==> run a: inputs <==
==> flow/design.v <==
module HA (input logic a, b, output logic s, c );
    assign s = a ^ b;
    assign c = a & b;
endmodule
module mBB (
    input  logic       en,
    input  logic [1:0] a, b, sel,
    output logic [3:0] p
);
    localparam UxU = 2'b00;
    localparam UxS = 2'b01;
    localparam SxU = 2'b10;
    localparam SxS = 2'b11;
    logic [1:0] ai, bi;
    logic [3:0] pi;
    assign ai = (!en)? 0 : (sel==UxS)? b : a;
    assign bi = (!en)? 0 : (sel==UxS)? a : b;
    logic [1:0] pp0, pp1;
    assign pp0 = { (ai[1] & bi[0]), (ai[0] & bi[0]) };
    assign pp1 = { (ai[1] & bi[1]), (ai[0] & bi[1]) };
    assign pi[0] = pp0[0];
    logic HA_p1_co;
    HA HA_p1(
        .a((sel==0)? pp0[1] : ~pp0[1]),
        .b((sel==0)? pp1[0] : ~pp1[0]),
        .c(HA_p1_co),
        .s(pi[1]));
    logic HA_p2_1_co, HA_p2_1_s;
    HA HA_p2_1(
        .a(1'b1),
        .b(pp1[1]),
        .c(HA_p2_1_co),
        .s(HA_p2_1_s));
    logic HA_p2_0_a, p3_0;
    assign HA_p2_0_a = (sel==0)? pp1[1] : HA_p2_1_s;
    HA HA_p2_0(
        .a(HA_p2_0_a),
        .b(HA_p1_co),
        .c(p3_0),
        .s(pi[2]));
    assign pi[3] = (sel==0)? p3_0: ~(HA_p2_1_co | p3_0);
    always @(*) begin
        if (en) begin
            case (sel)
                UxU, SxS: p <= pi;
                UxS, SxU: p <= (~bi[1])? pi : 
                        {(pi[3] ^ ai[1]) ^ (pi[2] & ai[0]),  
                         (pi[2] ^ ai[0]) ,  pi[1:0]};        
            endcase
        end else begin
            p <= 4'b0; 
        end
    end
endmodule
module mFU (
    input  logic        clk, nrst,
    input  logic [ 7:0] a, b,
    input  logic [ 1:0] mode,
    output logic [15:0] p
);
    localparam _8x8 = 2'b00;
    localparam _4x4 = 2'b01;
    localparam _2x2 = 2'b10;
    localparam NOOP = 2'b11;
    logic [15:0] en;
    always @(*) begin
        case (mode)
            _8x8: en = 16'b1111_1111_1111_1111;
            _4x4: en = 16'b1111_0000_0000_1111;
            _2x2: en = 16'b1001_0000_0000_1001; 
            default: en = 16'b0;
        endcase
    end
    logic [31:0] sel;
    always @(*) begin
        case (mode)
            _8x8: sel = 32'b11100100_10100000_01000100_00000000;
            _4x4: sel = 32'b11100100_00000000_00000000_11100100;
            _2x2: sel = 32'b11000011_00000000_00000000_11000011; 
            default: sel = 32'b0;
        endcase
    end
    logic [3:0] p0_ll, p0_hl, p0_lh, p0_hh;
    logic [3:0] p1_ll, p1_hl, p1_lh, p1_hh;
    logic [3:0] p2_ll, p2_hl, p2_lh, p2_hh;
    logic [3:0] p3_ll, p3_hl, p3_lh, p3_hh;
    mBB mbb_0_hh(.en(en[15]), .a(a[7:6]), .b(b[7:6]), .sel(sel[31:30]), .p(p0_hh));
    mBB mbb_0_hl(.en(en[14]), .a(a[7:6]), .b(b[5:4]), .sel(sel[29:28]), .p(p0_hl));
    mBB mbb_0_lh(.en(en[13]), .a(a[5:4]), .b(b[7:6]), .sel(sel[27:26]), .p(p0_lh));
    mBB mbb_0_ll(.en(en[12]), .a(a[5:4]), .b(b[5:4]), .sel(sel[25:24]), .p(p0_ll));
    mBB mbb_1_hh(.en(en[11]), .a(a[7:6]), .b(b[3:2]), .sel(sel[23:22]), .p(p1_hh));
    mBB mbb_1_hl(.en(en[10]), .a(a[7:6]), .b(b[1:0]), .sel(sel[21:20]), .p(p1_hl));
    mBB mbb_1_lh(.en(en[ 9]), .a(a[5:4]), .b(b[3:2]), .sel(sel[19:18]), .p(p1_lh));
    mBB mbb_1_ll(.en(en[ 8]), .a(a[5:4]), .b(b[1:0]), .sel(sel[17:16]), .p(p1_ll));
    mBB mbb_2_hh(.en(en[ 7]), .a(a[3:2]), .b(b[7:6]), .sel(sel[15:14]), .p(p2_hh));
    mBB mbb_2_hl(.en(en[ 6]), .a(a[3:2]), .b(b[5:4]), .sel(sel[13:12]), .p(p2_hl));
    mBB mbb_2_lh(.en(en[ 5]), .a(a[1:0]), .b(b[7:6]), .sel(sel[11:10]), .p(p2_lh));
    mBB mbb_2_ll(.en(en[ 4]), .a(a[1:0]), .b(b[5:4]), .sel(sel[ 9: 8]), .p(p2_ll));
    mBB mbb_3_hh(.en(en[ 3]), .a(a[3:2]), .b(b[3:2]), .sel(sel[ 7: 6]), .p(p3_hh));
    mBB mbb_3_hl(.en(en[ 2]), .a(a[3:2]), .b(b[1:0]), .sel(sel[ 5: 4]), .p(p3_hl));
    mBB mbb_3_lh(.en(en[ 1]), .a(a[1:0]), .b(b[3:2]), .sel(sel[ 3: 2]), .p(p3_lh));
    mBB mbb_3_ll(.en(en[ 0]), .a(a[1:0]), .b(b[1:0]), .sel(sel[ 1: 0]), .p(p3_ll));
    logic [7:0] p0, p1, p2, p3;
    logic p1_lh_ex, p2_hl_ex;
    logic p3_hl_ex, p3_lh_ex;
    assign p1_lh_ex = (mode==_8x8)? 0 : p1_lh[3];
    assign p2_hl_ex = (mode==_8x8)? 0 : p2_hl[3];
    assign p3_hl_ex = (mode==_8x8)? 0 : p3_hl[3];
    assign p3_lh_ex = (mode==_8x8)? 0 : p3_lh[3];
    assign p0 = {p0_hh,p0_ll} + { { {2{p0_hl[3]}} , p0_hl } + { {2{p0_lh[3]}} , p0_lh } , 2'b00};
    assign p1 = {p1_hh,p1_ll} + { { {2{p1_hl[3]}} , p1_hl } + { {2{p1_lh_ex}} , p1_lh } , 2'b00};
    assign p2 = {p2_hh,p2_ll} + { { {2{p2_hl_ex}} , p2_hl } + { {2{p2_lh[3]}} , p2_lh } , 2'b00};
    assign p3 = {p3_hh,p3_ll} + { { {2{p3_hl_ex}} , p3_hl } + { {2{p3_lh_ex}} , p3_lh } , 2'b00};
    always @(*) begin
        if (!nrst) begin
            p = 16'h0;
        end else begin
            case (mode)
                _8x8:    p = { p0, p3 } +  { { {4{p1[7]}} , p1 } + { {4{p2[7]}} , p2 } , 4'b0000 };
                _4x4:    p = {{8{p0[7]}},p0} + {{8{p3[7]}},p3};
                _2x2:    p = {{12{p0_hh[3]}},p0_hh} + {{12{p0_ll[3]}},p0_ll} + {{12{p3_hh[3]}},p3_hh} + {{12{p3_ll[3]}},p3_ll};
                default: p = 16'h0;
            endcase
        end
    end
endmodule
module pe #(
    parameter int DATA_WIDTH = 8
) (
    input logic i_clk, i_nrst, 
    input logic [1:0] i_mode,
    input logic [DATA_WIDTH-1:0] i_ifmap, i_weight,
    input logic [DATA_WIDTH*2-1:0] i_psum,
    input logic i_reg_clear,  
    input logic i_pe_en,   
    input logic i_psum_out_en,
    output logic [DATA_WIDTH-1:0] o_ifmap, o_weight,
    output logic [DATA_WIDTH*2-1:0] o_ofmap
);
    logic [DATA_WIDTH-1:0] reg_ifmap, reg_weight;
    logic [DATA_WIDTH*2-1:0] reg_psum, o_multiplier, reg_psum_out;
    always_ff @(posedge i_clk or negedge i_nrst) begin
        if (~i_nrst) begin
            reg_ifmap <= 0;
            reg_weight <= 0;
        end else begin
            if (i_reg_clear) begin
                reg_ifmap <= 0;
                reg_weight <= 0;
            end else if (i_pe_en) begin
                reg_ifmap <= i_ifmap;
                reg_weight <= i_weight;
            end
        end
    end
    mFU mfu (
        .clk(i_clk),
        .nrst(i_nrst),
        .a(i_ifmap),
        .b(i_weight),
        .mode(i_mode),
        .p(o_multiplier)
    );
    logic write_en;
    assign write_en = i_pe_en & (reg_ifmap != 0 & reg_weight != 0);
    always_ff @(posedge i_clk or negedge i_nrst) begin
        if(~i_nrst) begin
            reg_psum <= 0;
            reg_psum_out <= 0;
        end else begin
            if(i_psum_out_en) begin
                reg_psum_out <= reg_psum;
            end else if (i_reg_clear) begin
                reg_psum <= 0;
                reg_psum_out <= 0;
            end else if(i_pe_en) begin
                reg_psum <= reg_psum + o_multiplier;
            end 
        end
    end
    always_comb begin
        o_ifmap = reg_ifmap;
        o_weight = reg_weight;
        o_ofmap = reg_psum_out;
    end
endmodule
module systolic_array #(
    parameter DATA_WIDTH = 8,
    parameter WIDTH = 2,
    parameter HEIGHT = 2
) (
    input logic i_clk, i_nrst, i_reg_clear, i_pe_en, i_psum_out_en,
    input logic [1:0] i_mode,
    input logic [0:HEIGHT-1][DATA_WIDTH-1:0] i_ifmap, 
    input logic [0:WIDTH-1][DATA_WIDTH-1:0] i_weight,
    output logic [0:HEIGHT-1][DATA_WIDTH*2-1:0] o_ofmap
);
    logic [0:HEIGHT-1][0:WIDTH][DATA_WIDTH-1:0] mat_A;
    logic [0:HEIGHT][0:WIDTH-1][DATA_WIDTH-1:0] mat_B;
    logic [0:HEIGHT-1][0:WIDTH][DATA_WIDTH*2-1:0] mat_C;
    genvar jj;
    generate
        for (jj=0; jj < HEIGHT; jj++) begin : y_ios
            assign mat_A[jj][0] = i_ifmap[jj]; 
            assign o_ofmap[jj] = mat_C[jj][0];
        end
    endgenerate
    genvar ii;
    generate
        for (ii=0; ii < WIDTH; ii++) begin : x_ios
            assign mat_B[0][ii] = i_weight[ii];
        end
    endgenerate
    genvar i, j;
    generate
        for (j=0; j < HEIGHT; j++) begin : y_axis
            for (i=0; i < WIDTH; i++) begin : x_axis
                pe #(
                    .DATA_WIDTH(DATA_WIDTH)
                ) pe_inst (
                    .i_clk(i_clk),
                    .i_nrst(i_nrst),
                    .i_mode(i_mode),
                    .i_ifmap(mat_A[j][i]),
                    .i_weight(mat_B[j][i]),
                    .i_reg_clear(i_reg_clear),
                    .i_pe_en(i_pe_en),
                    .i_psum_out_en(i_psum_out_en),
                    .o_ifmap(mat_A[j][i+1]),
                    .o_weight(mat_B[j+1][i]),
                    .o_ofmap(mat_C[j][i])
                );
            end
        end
    endgenerate
endmodule
module systolic_top (
    input  logic         i_clk,
    input  logic         i_nrst,
    input  logic         i_reg_clear,
    input  logic         i_pe_en,
    input  logic         i_psum_out_en,
    input  logic [1:0]   i_mode,
    input  logic [63:0]  i_ifmap,    
    input  logic [7:0]   i_weight,
    output logic [127:0] o_ofmap     
);
    systolic_array #(
        .DATA_WIDTH(8),
        .WIDTH(1),
        .HEIGHT(8)
    ) systolic_array_inst (
        .i_clk(i_clk),
        .i_nrst(i_nrst),
        .i_mode(i_mode),
        .i_reg_clear(i_reg_clear),
        .i_pe_en(i_pe_en),
        .i_psum_out_en(i_psum_out_en),
        .i_ifmap(i_ifmap),
        .i_weight(i_weight),
        .o_ofmap(o_ofmap)
    );
endmodule
==> flow/run.sh <==
#!/bin/bash
# the make line also repeats each setting of config.mk as NAME=value (left out here)
make -C /OpenROAD-flow-scripts/flow DESIGN_CONFIG=/design/flow/config.mk WORK_HOME=/design/flow/orfs CLKGATE_MAP_FILE= finish
==> flow/config.mk <==
export PLATFORM = sky130hd
export DESIGN_NAME = systolic_top
export DESIGN_NICKNAME = systolic_top
export VERILOG_FILES = /design/flow/design.v
export SDC_FILE = /design/flow/constraint.sdc
export NUM_CORES = 4
export LEC_CHECK = 0
export CAP_MARGIN = 10
export CELL_PAD_IN_SITES_DETAIL_PLACEMENT = 0
export CELL_PAD_IN_SITES_GLOBAL_PLACEMENT = 0
export CORE_ASPECT_RATIO = 0.5
export CORE_MARGIN = 2
export CORE_UTILIZATION = 72
export CTS_CLUSTER_SIZE = 77
export GPL_TIMING_DRIVEN = 1
export MAX_ROUTING_LAYER = met4
export PLACE_DENSITY_LB_ADDON = 0.01
export SETUP_SLACK_MARGIN = 1.73
export SLEW_MARGIN = 20
==> flow/constraint.sdc <==
create_clock -name core_clock -period 5.95 [get_ports {i_clk}]
set_input_delay 1.1900 -clock core_clock [delete_from_list [all_inputs] [get_ports {i_clk}]]
set_output_delay 1.1900 -clock core_clock [all_outputs]
set_load 0.01 [all_outputs]
==> inputs of run b, as changes to run a <==
Settings changed: CAP_MARGIN 10 to 20, CELL_PAD_IN_SITES_GLOBAL_PLACEMENT 0 to 1, CORE_ASPECT_RATIO 0.5 to unset, CORE_UTILIZATION 72 to 57, CTS_CLUSTER_SIZE 77 to unset, PLACE_DENSITY_LB_ADDON 0.01 to unset, SETUP_SLACK_MARGIN 1.73 to unset.
==> inputs of run c, as changes to run a <==
Settings changed: CAP_MARGIN 10 to 20, CELL_PAD_IN_SITES_DETAIL_PLACEMENT 0 to unset, CELL_PAD_IN_SITES_GLOBAL_PLACEMENT 0 to unset, CORE_ASPECT_RATIO 0.5 to unset, CTS_CLUSTER_DIAMETER set to 66, CTS_CLUSTER_SIZE 77 to unset, GPL_TIMING_DRIVEN 1 to unset, MAX_ROUTING_LAYER met4 to unset, PLACE_DENSITY_LB_ADDON 0.01 to unset, SETUP_SLACK_MARGIN 1.73 to unset, TNS_END_PERCENT set to 10.
==> flow/constraint.sdc (replaced) <==
create_clock -name core_clock -period 7.83 [get_ports {i_clk}]
set_input_delay 1.5660 -clock core_clock [delete_from_list [all_inputs] [get_ports {i_clk}]]
set_output_delay 1.5660 -clock core_clock [all_outputs]
set_load 0.01 [all_outputs]
==> qor summary <==
|  | run a | run c | run b |
|---|---|---|---|
| Result of the run | stopped before the end | stopped before the end | failed layout checks |
| Last stage reached | clock tree synthesis | global routing | - |
| Violated checks | - | - | negative setup slack |
| Placed cell count | 9522 | 9353 | 9821 |
| Area of the core | 0.0772 sq mm | 0.0773 sq mm | 0.0980 sq mm |
| Count of H-tree levels built during CTS | - | 2 | 2 |
| Number of buffers created by CTS | - | 40 | 41 |
| Setup Fix Bufs, Post-CTS | - | 56 | 140 |
| Routability congestion estimate | 1.09 | 1.02 | 0.968 |
| Die boundary width | 399 microns | 283 microns | 318 microns |
| Post-DP HPWL | 199 mm | 162 mm | 154 mm |
| Chip footprint | 0.0803 sq mm | 0.0802 sq mm | 0.101 sq mm |
| Site Rows | 72 | 102 | 115 |
| Resize count post-CTS | - | 278 | 485 |
| Worst slack after detailed placement | -3.45 ns | -1.46 ns | -2.80 ns |
| CTS max path bufs | - | 3 | 3 |
| Overall die height | 201 microns | 283 microns | 318 microns |
| Sink count of the clock tree | - | 312 | 312 |
| Starting density of the core | 0.727 | 0.726 | 0.573 |
| CTS Hold Bufs | - | 0 | 0 |
| Root buffer cell | - | clkbuf_16 | clkbuf_16 |
| Post-detailed-placement cell area | 0.0733 sq mm | 0.0701 sq mm | 0.0737 sq mm |

* * *

==> v35: inputs <==
Starts from the design.v that is shown in full above.
Settings: LEC_CHECK=0, CAP_MARGIN=20, CORE_MARGIN=2, CORE_UTILIZATION=40, SLEW_MARGIN=0, TNS_END_PERCENT=95; clock period 10.0 ns.
run.sh (not shown) runs the stock make flow with config.mk's settings and CLKGATE_MAP_FILE=.
==> v18 (differences from v35) <==
--- a/flow/config.mk
+++ b/flow/config.mk
@@ -9,4 +9,3 @@
 export CORE_MARGIN = 2
-export CORE_UTILIZATION = 40
-export SLEW_MARGIN = 0
-export TNS_END_PERCENT = 95
+export CORE_UTILIZATION = 61
+export SLEW_MARGIN = 20
==> flow/constraint.sdc (replaced) <==
create_clock -name core_clock -period 7.79 [get_ports {i_clk}]
set_input_delay 1.5580 -clock core_clock [delete_from_list [all_inputs] [get_ports {i_clk}]]
set_output_delay 1.5580 -clock core_clock [all_outputs]
set_load 0.01 [all_outputs]
==> comparison table <==
                                                                     v35              v18
Outcome                                         timing/DRC/antenna clean  failed layout checks
Reasons for failing layout checks                                      -     setup timing
Detailed-route wire length                                        175 mm           203 mm
Detail Route met3 WL                                             5.68 mm          12.9 mm
Pre-placement core utilization                                     0.403            0.614
First-pass DRT Iterations                                              8                9
Cell at the slowest stage of the critical path                     or4_1            or4_4
Area Growth Syn to Fin                                             12.1%            36.9%
Switching portion of total power                                   0.439            0.421
Global-route track usage on met2                                   0.463            0.721
Cell area after layout                                        0.0629 mm2       0.0768 mm2
Non-Clock Buffer Area Fraction                                    0.0700            0.201
Total negative slack                                                0 ns         -3.13 ns
Drt via density                                                     5.55             6.11
Launching element of the worst setup path                      i_mode[0]        i_mode[1]
Final worst setup slack                                         0.468 ns        -0.299 ns
Number of inserted diodes                                              6                3
Die Span X                                                        379 um           307 um
Worst hold slack across all endpoints                           0.495 ns         0.496 ns
Final cycle utilization of the critical path                       0.953             1.04
Arrival time at the worst endpoint                               9.99 ns          8.57 ns
Share of cell area taken by multi-input logic gates                0.711            0.632
Die footprint                                                  0.143 mm2       0.0944 mm2
Total Nets Final                                                   8,464            9,868
Filler Cells Inserted                                             13,800            5,714
Power Density                                                 124 mW/mm2       165 mW/mm2
Transition at the pin with the smallest max-transition slack     1.19 ns          1.07 ns
Power is estimated from default activity; no workload was simulated.
